==> v22: inputs <==
## sdram_controller
module sdram_controller (
    wr_addr,
    wr_data,
    wr_enable,
    rd_addr,
    rd_data,
    rd_ready,
    rd_enable,
    busy, rst_n, clk,
    addr, bank_addr, data_in, data_out, data_oe, clock_enable, cs_n, ras_n, cas_n, we_n,
    data_mask_low, data_mask_high
);
parameter ROW_WIDTH = 13;
parameter COL_WIDTH = 9;
parameter BANK_WIDTH = 2;
parameter SDRADDR_WIDTH = ROW_WIDTH > COL_WIDTH ? ROW_WIDTH : COL_WIDTH;
parameter HADDR_WIDTH = BANK_WIDTH + ROW_WIDTH + COL_WIDTH;
parameter CLK_FREQUENCY = 133;   
parameter REFRESH_TIME =  32;    
parameter REFRESH_COUNT = 8192;  
localparam CYCLES_BETWEEN_REFRESH = ( CLK_FREQUENCY
                                      * 1_000
                                      * REFRESH_TIME
                                    ) / REFRESH_COUNT;
localparam IDLE      = 5'b00000;
localparam INIT_NOP1 = 5'b01000,
           INIT_PRE1 = 5'b01001,
           INIT_NOP1_1=5'b00101,
           INIT_REF1 = 5'b01010,
           INIT_NOP2 = 5'b01011,
           INIT_REF2 = 5'b01100,
           INIT_NOP3 = 5'b01101,
           INIT_LOAD = 5'b01110,
           INIT_NOP4 = 5'b01111;
localparam REF_PRE  =  5'b00001,
           REF_NOP1 =  5'b00010,
           REF_REF  =  5'b00011,
           REF_NOP2 =  5'b00100;
localparam READ_ACT  = 5'b10000,
           READ_NOP1 = 5'b10001,
           READ_CAS  = 5'b10010,
           READ_NOP2 = 5'b10011,
  ...
Settings: LEC_CHECK=0, ABC_AREA=1, CAP_MARGIN=40, CELL_PAD_IN_SITES_DETAIL_PLACEMENT=0, CORE_ASPECT_RATIO=1.65, CORE_MARGIN=2, CORE_UTILIZATION=72, CTS_CLUSTER_DIAMETER=195, CTS_CLUSTER_SIZE=14, GPL_ROUTABILITY_DRIVEN=0, GPL_TIMING_DRIVEN=1, HOLD_SLACK_MARGIN=0.05, MAX_ROUTING_LAYER=met5, MIN_ROUTING_LAYER=met1, PLACE_DENSITY_LB_ADDON=0.05, SETUP_SLACK_MARGIN=0.42, SLEW_MARGIN=10, TNS_END_PERCENT=100; clock period 1.42 ns.
run.sh (not shown) runs the stock make flow with config.mk's settings and CLKGATE_MAP_FILE=.
==> v33: changes against v22 <==
Settings changed: ABC_AREA 1 to unset, CAP_MARGIN 40 to 20, CELL_PAD_IN_SITES_DETAIL_PLACEMENT 0 to unset, CORE_ASPECT_RATIO 1.65 to 1.99, CORE_UTILIZATION 72 to 67, CTS_CLUSTER_DIAMETER 195 to unset, CTS_CLUSTER_SIZE 14 to unset, GPL_ROUTABILITY_DRIVEN 0 to unset, GPL_TIMING_DRIVEN 1 to unset, HOLD_SLACK_MARGIN 0.05 to unset, MAX_ROUTING_LAYER met5 to unset, MIN_ROUTING_LAYER met1 to unset, PLACE_DENSITY set to 0.6, PLACE_DENSITY_LB_ADDON 0.05 to unset, SETUP_SLACK_MARGIN 0.42 to unset, SLEW_MARGIN 10 to 20, TNS_END_PERCENT 100 to unset.
==> flow/constraint.sdc (replaced) <==
create_clock -name core_clock -period 7.5 [get_ports {clk}]
set_input_delay 1.5000 -clock core_clock [delete_from_list [all_inputs] [get_ports {clk}]]
set_output_delay 1.5000 -clock core_clock [all_outputs]
set_load 0.01 [all_outputs]
==> v34: changes against v22 <==
Settings changed: ABC_AREA 1 to unset, CAP_MARGIN 40 to 20, CORE_ASPECT_RATIO 1.65 to 1.34, CORE_UTILIZATION 72 to 67, CTS_CLUSTER_DIAMETER 195 to unset, CTS_CLUSTER_SIZE 14 to 37, GPL_ROUTABILITY_DRIVEN 0 to unset, HOLD_SLACK_MARGIN 0.05 to 0.29, PLACE_DENSITY_LB_ADDON 0.05 to unset, SETUP_SLACK_MARGIN 0.42 to 0.01, SLEW_MARGIN 10 to 30, TNS_END_PERCENT 100 to 60.
==> flow/constraint.sdc (replaced) <==
create_clock -name core_clock -period 2.8 [get_ports {clk}]
set_input_delay 0.5600 -clock core_clock [delete_from_list [all_inputs] [get_ports {clk}]]
set_output_delay 0.5600 -clock core_clock [all_outputs]
set_load 0.01 [all_outputs]
==> results.json <==
{
  "outcome": "aborted with a tool error",
  "failing_step": "global routing",
  "firstError": "[ERROR DPL-0033] detailed placement checks failed during check placement.",
  "synth_top_area_share_pct": 43.3,
  "top_cells_by_count": "nor2_1 (94), dfxtp_1 (91), mux2i_1 (53), nand2_1 (53), a21oi_1 (48)",
  "ys_sh_xor_pct": 1.66,
  "ys_sh_simple_pct": 20.8
}
[end of results for v34]
==> results.json <==
{
  "outcome": "aborted with a tool error",
  "failing_step": "global placement",
  "firstError": "[ERROR FLW-0024] Place density exceeds 1.0 (current PLACE_DENSITY_LB_ADDON =  0.05). Please check if the value of  PLACE_DENSITY_LB_ADDON is between 0 and 0.99.",
  "ys_sh_simple_pct": 30.8,
  "initCoreUtil_pct": 74.8,
  "top_cells_by_count": "nand2_1 (157), nor2_1 (93), dfxtp_1 (91), inv_1 (62), o21ai_0 (44)",
  "ys_sh_xor_pct": 0,
  "adder_share_pct": 3.01,
  "die.size.y_um": 102,
  "ys.flop_type": "dfxtp_1",
  "synth_cell_type_count": 35,
  "yosysChipArea_sq_um": 4160,
  "synth_top_area_share_pct": 43.8
}
[end of results for v22]
==> results.json <==
{
  "outcome": "timing/DRC/antenna clean",
  "logic_area_sq_um": 2150,
  "top_cells_by_count": "nor2_1 (94), dfxtp_1 (91), mux2i_1 (53), nand2_1 (53), a21oi_1 (48)",
  "syn_area_per_cell_sq_um": 8.52,
  "top_layer": "met4",
  "post_drt_wl_per_cell_um": 24.0,
  "ys_sh_xor_pct": 1.66,
  "synth_top_area_share_pct": 43.3,
  "grt_pass1_vias": 4843,
  "nNonClkInverters": 14,
  "ys_sh_simple_pct": 20.8,
  "final_cells": 703
}
[end of results for v33]

---

==> try-ember <==
==> flow/design.v <==
module sdram_controller (
    wr_addr,
    wr_data,
    wr_enable,
    rd_addr,
    rd_data,
    rd_ready,
    rd_enable,
    busy, rst_n, clk,
    addr, bank_addr, data_in, data_out, data_oe, clock_enable, cs_n, ras_n, cas_n, we_n,
    data_mask_low, data_mask_high
);
parameter ROW_WIDTH = 13;
parameter COL_WIDTH = 9;
parameter BANK_WIDTH = 2;
parameter SDRADDR_WIDTH = ROW_WIDTH > COL_WIDTH ? ROW_WIDTH : COL_WIDTH;
parameter HADDR_WIDTH = BANK_WIDTH + ROW_WIDTH + COL_WIDTH;
parameter CLK_FREQUENCY = 133;   
parameter REFRESH_TIME =  32;    
parameter REFRESH_COUNT = 8192;  
localparam CYCLES_BETWEEN_REFRESH = ( CLK_FREQUENCY
                                      * 1_000
                                      * REFRESH_TIME
                                    ) / REFRESH_COUNT;
localparam IDLE      = 5'b00000;
localparam INIT_NOP1 = 5'b01000,
           INIT_PRE1 = 5'b01001,
           INIT_NOP1_1=5'b00101,
           INIT_REF1 = 5'b01010,
           INIT_NOP2 = 5'b01011,
           INIT_REF2 = 5'b01100,
           INIT_NOP3 = 5'b01101,
           INIT_LOAD = 5'b01110,
           INIT_NOP4 = 5'b01111;
localparam REF_PRE  =  5'b00001,
           REF_NOP1 =  5'b00010,
           REF_REF  =  5'b00011,
           REF_NOP2 =  5'b00100;
localparam READ_ACT  = 5'b10000,
           READ_NOP1 = 5'b10001,
           READ_CAS  = 5'b10010,
           READ_NOP2 = 5'b10011,
           READ_READ = 5'b10100;
localparam WRIT_ACT  = 5'b11000,
           WRIT_NOP1 = 5'b11001,
           WRIT_CAS  = 5'b11010,
           WRIT_NOP2 = 5'b11011;
localparam CMD_PALL = 8'b10010001,
           CMD_REF  = 8'b10001000,
           CMD_NOP  = 8'b10111000,
           CMD_MRS  = 8'b10000000,
           CMD_BACT = 8'b10011000,
           CMD_READ = 8'b10101001,
           CMD_WRIT = 8'b10100001;
input  [HADDR_WIDTH-1:0]   wr_addr;
input  [15:0]              wr_data;
input                      wr_enable;
input  [HADDR_WIDTH-1:0]   rd_addr;
output [15:0]              rd_data;
input                      rd_enable;
output                     rd_ready;
output                     busy;
input                      rst_n;
input                      clk;
output [SDRADDR_WIDTH-1:0] addr;
output [BANK_WIDTH-1:0]    bank_addr;
input  [15:0]              data_in;
output [15:0]              data_out;
output                     data_oe;
output                     clock_enable;
output                     cs_n;
output                     ras_n;
output                     cas_n;
output                     we_n;
output                     data_mask_low;
output                     data_mask_high;
reg  [HADDR_WIDTH-1:0]   haddr_r;
reg  [15:0]              wr_data_r;
reg  [15:0]              rd_data_r;
reg                      busy;
reg                      data_mask_low_r;
reg                      data_mask_high_r;
reg [SDRADDR_WIDTH-1:0]  addr_r;
reg [BANK_WIDTH-1:0]     bank_addr_r;
reg                      rd_ready_r;
wire                     data_mask_low, data_mask_high;
assign data_mask_high = data_mask_high_r;
assign data_mask_low  = data_mask_low_r;
assign rd_data        = rd_data_r;
reg [3:0] state_cnt;
reg [9:0] refresh_cnt;
reg [7:0] command;
reg [4:0] state;
reg [7:0] command_nxt;
reg [3:0] state_cnt_nxt;
reg [4:0] next;
assign {clock_enable, cs_n, ras_n, cas_n, we_n} = command[7:3];
assign bank_addr      = (state[4]) ? bank_addr_r : command[2:1];
assign addr           = (state[4] | state == INIT_LOAD) ? addr_r : { {SDRADDR_WIDTH-11{1'b0}}, command[0], 10'd0 };
assign data_out = wr_data_r;
assign data_oe  = (state == WRIT_CAS);
assign rd_ready = rd_ready_r;
always @ (posedge clk)
  if (~rst_n)
    begin
    state <= INIT_NOP1;
    command <= CMD_NOP;
    state_cnt <= 4'hf;
    haddr_r <= {HADDR_WIDTH{1'b0}};
    wr_data_r <= 16'b0;
    rd_data_r <= 16'b0;
    busy <= 1'b0;
    end
  else
    begin
    state <= next;
    command <= command_nxt;
    if (!state_cnt)
      state_cnt <= state_cnt_nxt;
    else
      state_cnt <= state_cnt - 1'b1;
    if (wr_enable)
      wr_data_r <= wr_data;
    if (state == READ_READ)
      begin
      rd_data_r <= data_in;
      rd_ready_r <= 1'b1;
      end
    else
      rd_ready_r <= 1'b0;
    busy <= state[4];
    if (rd_enable)
      haddr_r <= rd_addr;
    else if (wr_enable)
      haddr_r <= wr_addr;
    end
always @ (posedge clk)
 if (~rst_n)
   refresh_cnt <= 10'b0;
 else
   if (state == REF_NOP2)
     refresh_cnt <= 10'b0;
   else
     refresh_cnt <= refresh_cnt + 1'b1;
always @*
begin
    if (state[4])
      {data_mask_low_r, data_mask_high_r} = 2'b00;
    else
      {data_mask_low_r, data_mask_high_r} = 2'b11;
   bank_addr_r = 2'b00;
   addr_r = {SDRADDR_WIDTH{1'b0}};
   if (state == READ_ACT | state == WRIT_ACT)
     begin
     bank_addr_r = haddr_r[HADDR_WIDTH-1:HADDR_WIDTH-(BANK_WIDTH)];
     addr_r = haddr_r[HADDR_WIDTH-(BANK_WIDTH+1):HADDR_WIDTH-(BANK_WIDTH+ROW_WIDTH)];
     end
   else if (state == READ_CAS | state == WRIT_CAS)
     begin
     bank_addr_r = haddr_r[HADDR_WIDTH-1:HADDR_WIDTH-(BANK_WIDTH)];
     addr_r = {
               {SDRADDR_WIDTH-(11){1'b0}},
               1'b1,                        
               {10-COL_WIDTH{1'b0}},
               haddr_r[COL_WIDTH-1:0]
              };
     end
   else if (state == INIT_LOAD)
     begin
     addr_r = {{SDRADDR_WIDTH-10{1'b0}}, 10'b1000110000};
     end
end
always @*
begin
   state_cnt_nxt = 4'd0;
   command_nxt = CMD_NOP;
   if (state == IDLE)
        if (refresh_cnt >= CYCLES_BETWEEN_REFRESH)
          begin
          next = REF_PRE;
          command_nxt = CMD_PALL;
          end
        else if (rd_enable)
          begin
          next = READ_ACT;
          command_nxt = CMD_BACT;
          end
        else if (wr_enable)
          begin
          next = WRIT_ACT;
          command_nxt = CMD_BACT;
          end
        else
          begin
          next = IDLE;
          end
    else
      if (!state_cnt)
        case (state)
          INIT_NOP1:
            begin
            next = INIT_PRE1;
            command_nxt = CMD_PALL;
            end
          INIT_PRE1:
            begin
            next = INIT_NOP1_1;
            end
          INIT_NOP1_1:
            begin
            next = INIT_REF1;
            command_nxt = CMD_REF;
            end
          INIT_REF1:
            begin
            next = INIT_NOP2;
            state_cnt_nxt = 4'd7;
            end
          INIT_NOP2:
            begin
            next = INIT_REF2;
            command_nxt = CMD_REF;
            end
          INIT_REF2:
            begin
            next = INIT_NOP3;
            state_cnt_nxt = 4'd7;
            end
          INIT_NOP3:
            begin
            next = INIT_LOAD;
            command_nxt = CMD_MRS;
            end
          INIT_LOAD:
            begin
            next = INIT_NOP4;
            state_cnt_nxt = 4'd1;
            end
          REF_PRE:
            begin
            next = REF_NOP1;
            end
          REF_NOP1:
            begin
            next = REF_REF;
            command_nxt = CMD_REF;
            end
          REF_REF:
            begin
            next = REF_NOP2;
            state_cnt_nxt = 4'd7;
            end
          WRIT_ACT:
            begin
            next = WRIT_NOP1;
            state_cnt_nxt = 4'd1;
            end
          WRIT_NOP1:
            begin
            next = WRIT_CAS;
            command_nxt = CMD_WRIT;
            end
          WRIT_CAS:
            begin
            next = WRIT_NOP2;
            state_cnt_nxt = 4'd1;
            end
          READ_ACT:
            begin
            next = READ_NOP1;
            state_cnt_nxt = 4'd1;
            end
          READ_NOP1:
            begin
            next = READ_CAS;
            command_nxt = CMD_READ;
            end
          READ_CAS:
            begin
            next = READ_NOP2;
            state_cnt_nxt = 4'd1;
            end
          READ_NOP2:
            begin
            next = READ_READ;
            end
          default:
            begin
            next = IDLE;
            end
          endcase
      else
        begin
        next = state;
        command_nxt = command;
        end
end
endmodule
==> flow/run.sh <==
#!/bin/bash
# the make line also repeats each setting of config.mk as NAME=value (left out here)
make -C /OpenROAD-flow-scripts/flow DESIGN_CONFIG=/design/flow/config.mk WORK_HOME=/design/flow/orfs CLKGATE_MAP_FILE= finish
==> flow/config.mk <==
export PLATFORM = sky130hd
export DESIGN_NAME = sdram_controller
export DESIGN_NICKNAME = sdram_controller
export VERILOG_FILES = /design/flow/design.v
export SDC_FILE = /design/flow/constraint.sdc
export NUM_CORES = 4
export LEC_CHECK = 0
export ABC_AREA = 1
export CAP_MARGIN = 20
export CELL_PAD_IN_SITES_DETAIL_PLACEMENT = 0
export CORE_ASPECT_RATIO = 1.65
export CORE_MARGIN = 2
export CORE_UTILIZATION = 72
export CTS_CLUSTER_DIAMETER = 195
export CTS_CLUSTER_SIZE = 14
export GPL_TIMING_DRIVEN = 1
export HOLD_SLACK_MARGIN = 0.05
export MAX_ROUTING_LAYER = met5
export MIN_ROUTING_LAYER = met1
export PLACE_DENSITY_LB_ADDON = 0.05
export SETUP_SLACK_MARGIN = 0.42
export SLEW_MARGIN = 10
export TNS_END_PERCENT = 100
==> flow/constraint.sdc <==
create_clock -name core_clock -period 1.42 [get_ports {clk}]
set_input_delay 0.2840 -clock core_clock [delete_from_list [all_inputs] [get_ports {clk}]]
set_output_delay 0.2840 -clock core_clock [all_outputs]
set_load 0.01 [all_outputs]
==> try-zinc (differences from try-ember) <==
Settings changed: ABC_AREA 1 to not set, CELL_PAD_IN_SITES_DETAIL_PLACEMENT 0 to not set, CORE_ASPECT_RATIO 1.65 to not set, CORE_UTILIZATION 72 to 40, CTS_CLUSTER_DIAMETER 195 to not set, CTS_CLUSTER_SIZE 14 to not set, GPL_TIMING_DRIVEN 1 to not set, HOLD_SLACK_MARGIN 0.05 to not set, MAX_ROUTING_LAYER met5 to not set, MIN_ROUTING_LAYER met1 to not set, PLACE_DENSITY set to 0.6, PLACE_DENSITY_LB_ADDON 0.05 to not set, SETUP_SLACK_MARGIN 0.42 to not set, SLEW_MARGIN 10 to 20, TNS_END_PERCENT 100 to not set.
==> flow/constraint.sdc (replaced) <==
create_clock -name core_clock -period 7.5 [get_ports {clk}]
set_input_delay 1.5000 -clock core_clock [delete_from_list [all_inputs] [get_ports {clk}]]
set_output_delay 1.5000 -clock core_clock [all_outputs]
set_load 0.01 [all_outputs]
==> summary of the runs <==
- try-ember stopped in global placement (3_3_place_gp). try-zinc went through all stages and came out clean.
- Between try-zinc and try-ember, the lower synthesized cell count is in try-zinc (gap 16%, measured against try-ember).
- Of try-zinc and try-ember, try-zinc has the higher die area (gap 77%, measured against try-ember).
- Of try-zinc and try-ember, try-zinc has the higher synthesized area (gap about 1.2%, measured against try-ember).
==> figures <==
Placeable core region: try-zinc 10300 um2; try-ember 5560 um2
XORs/XNORs by Area: try-zinc 1.66%; try-ember 0%
Chip height: try-zinc 107 um; try-ember 102 um
Number of nets at floorplan: try-zinc 588; try-ember 685
Adder-Cell Fraction of Synth Area: try-zinc 2.97%; try-ember 3.01%
Row cnt: try-zinc 37; try-ember 35
Post-Syn Area: try-zinc 4210 um2; try-ember 4160 um2
AND/OR/NAND/NOR Cells, Area Fraction: try-zinc 20.8%; try-ember 30.8%
Cells in synth_stat.txt: try-zinc 494; try-ember 591
Mux cell area share after synthesis: try-zinc 13.0%; try-ember 0%
Count of mapped cells out of synthesis: try-zinc 494; try-ember 591
Chip area: try-zinc 11400 um2; try-ember 6420 um2
Status: try-zinc finished clean; try-ember did not finish
Failing step: try-zinc -; try-ember global placement (3_3_place_gp)
Summed standard-cell area reported by yosys: try-zinc 4210 um2; try-ember 4160 um2
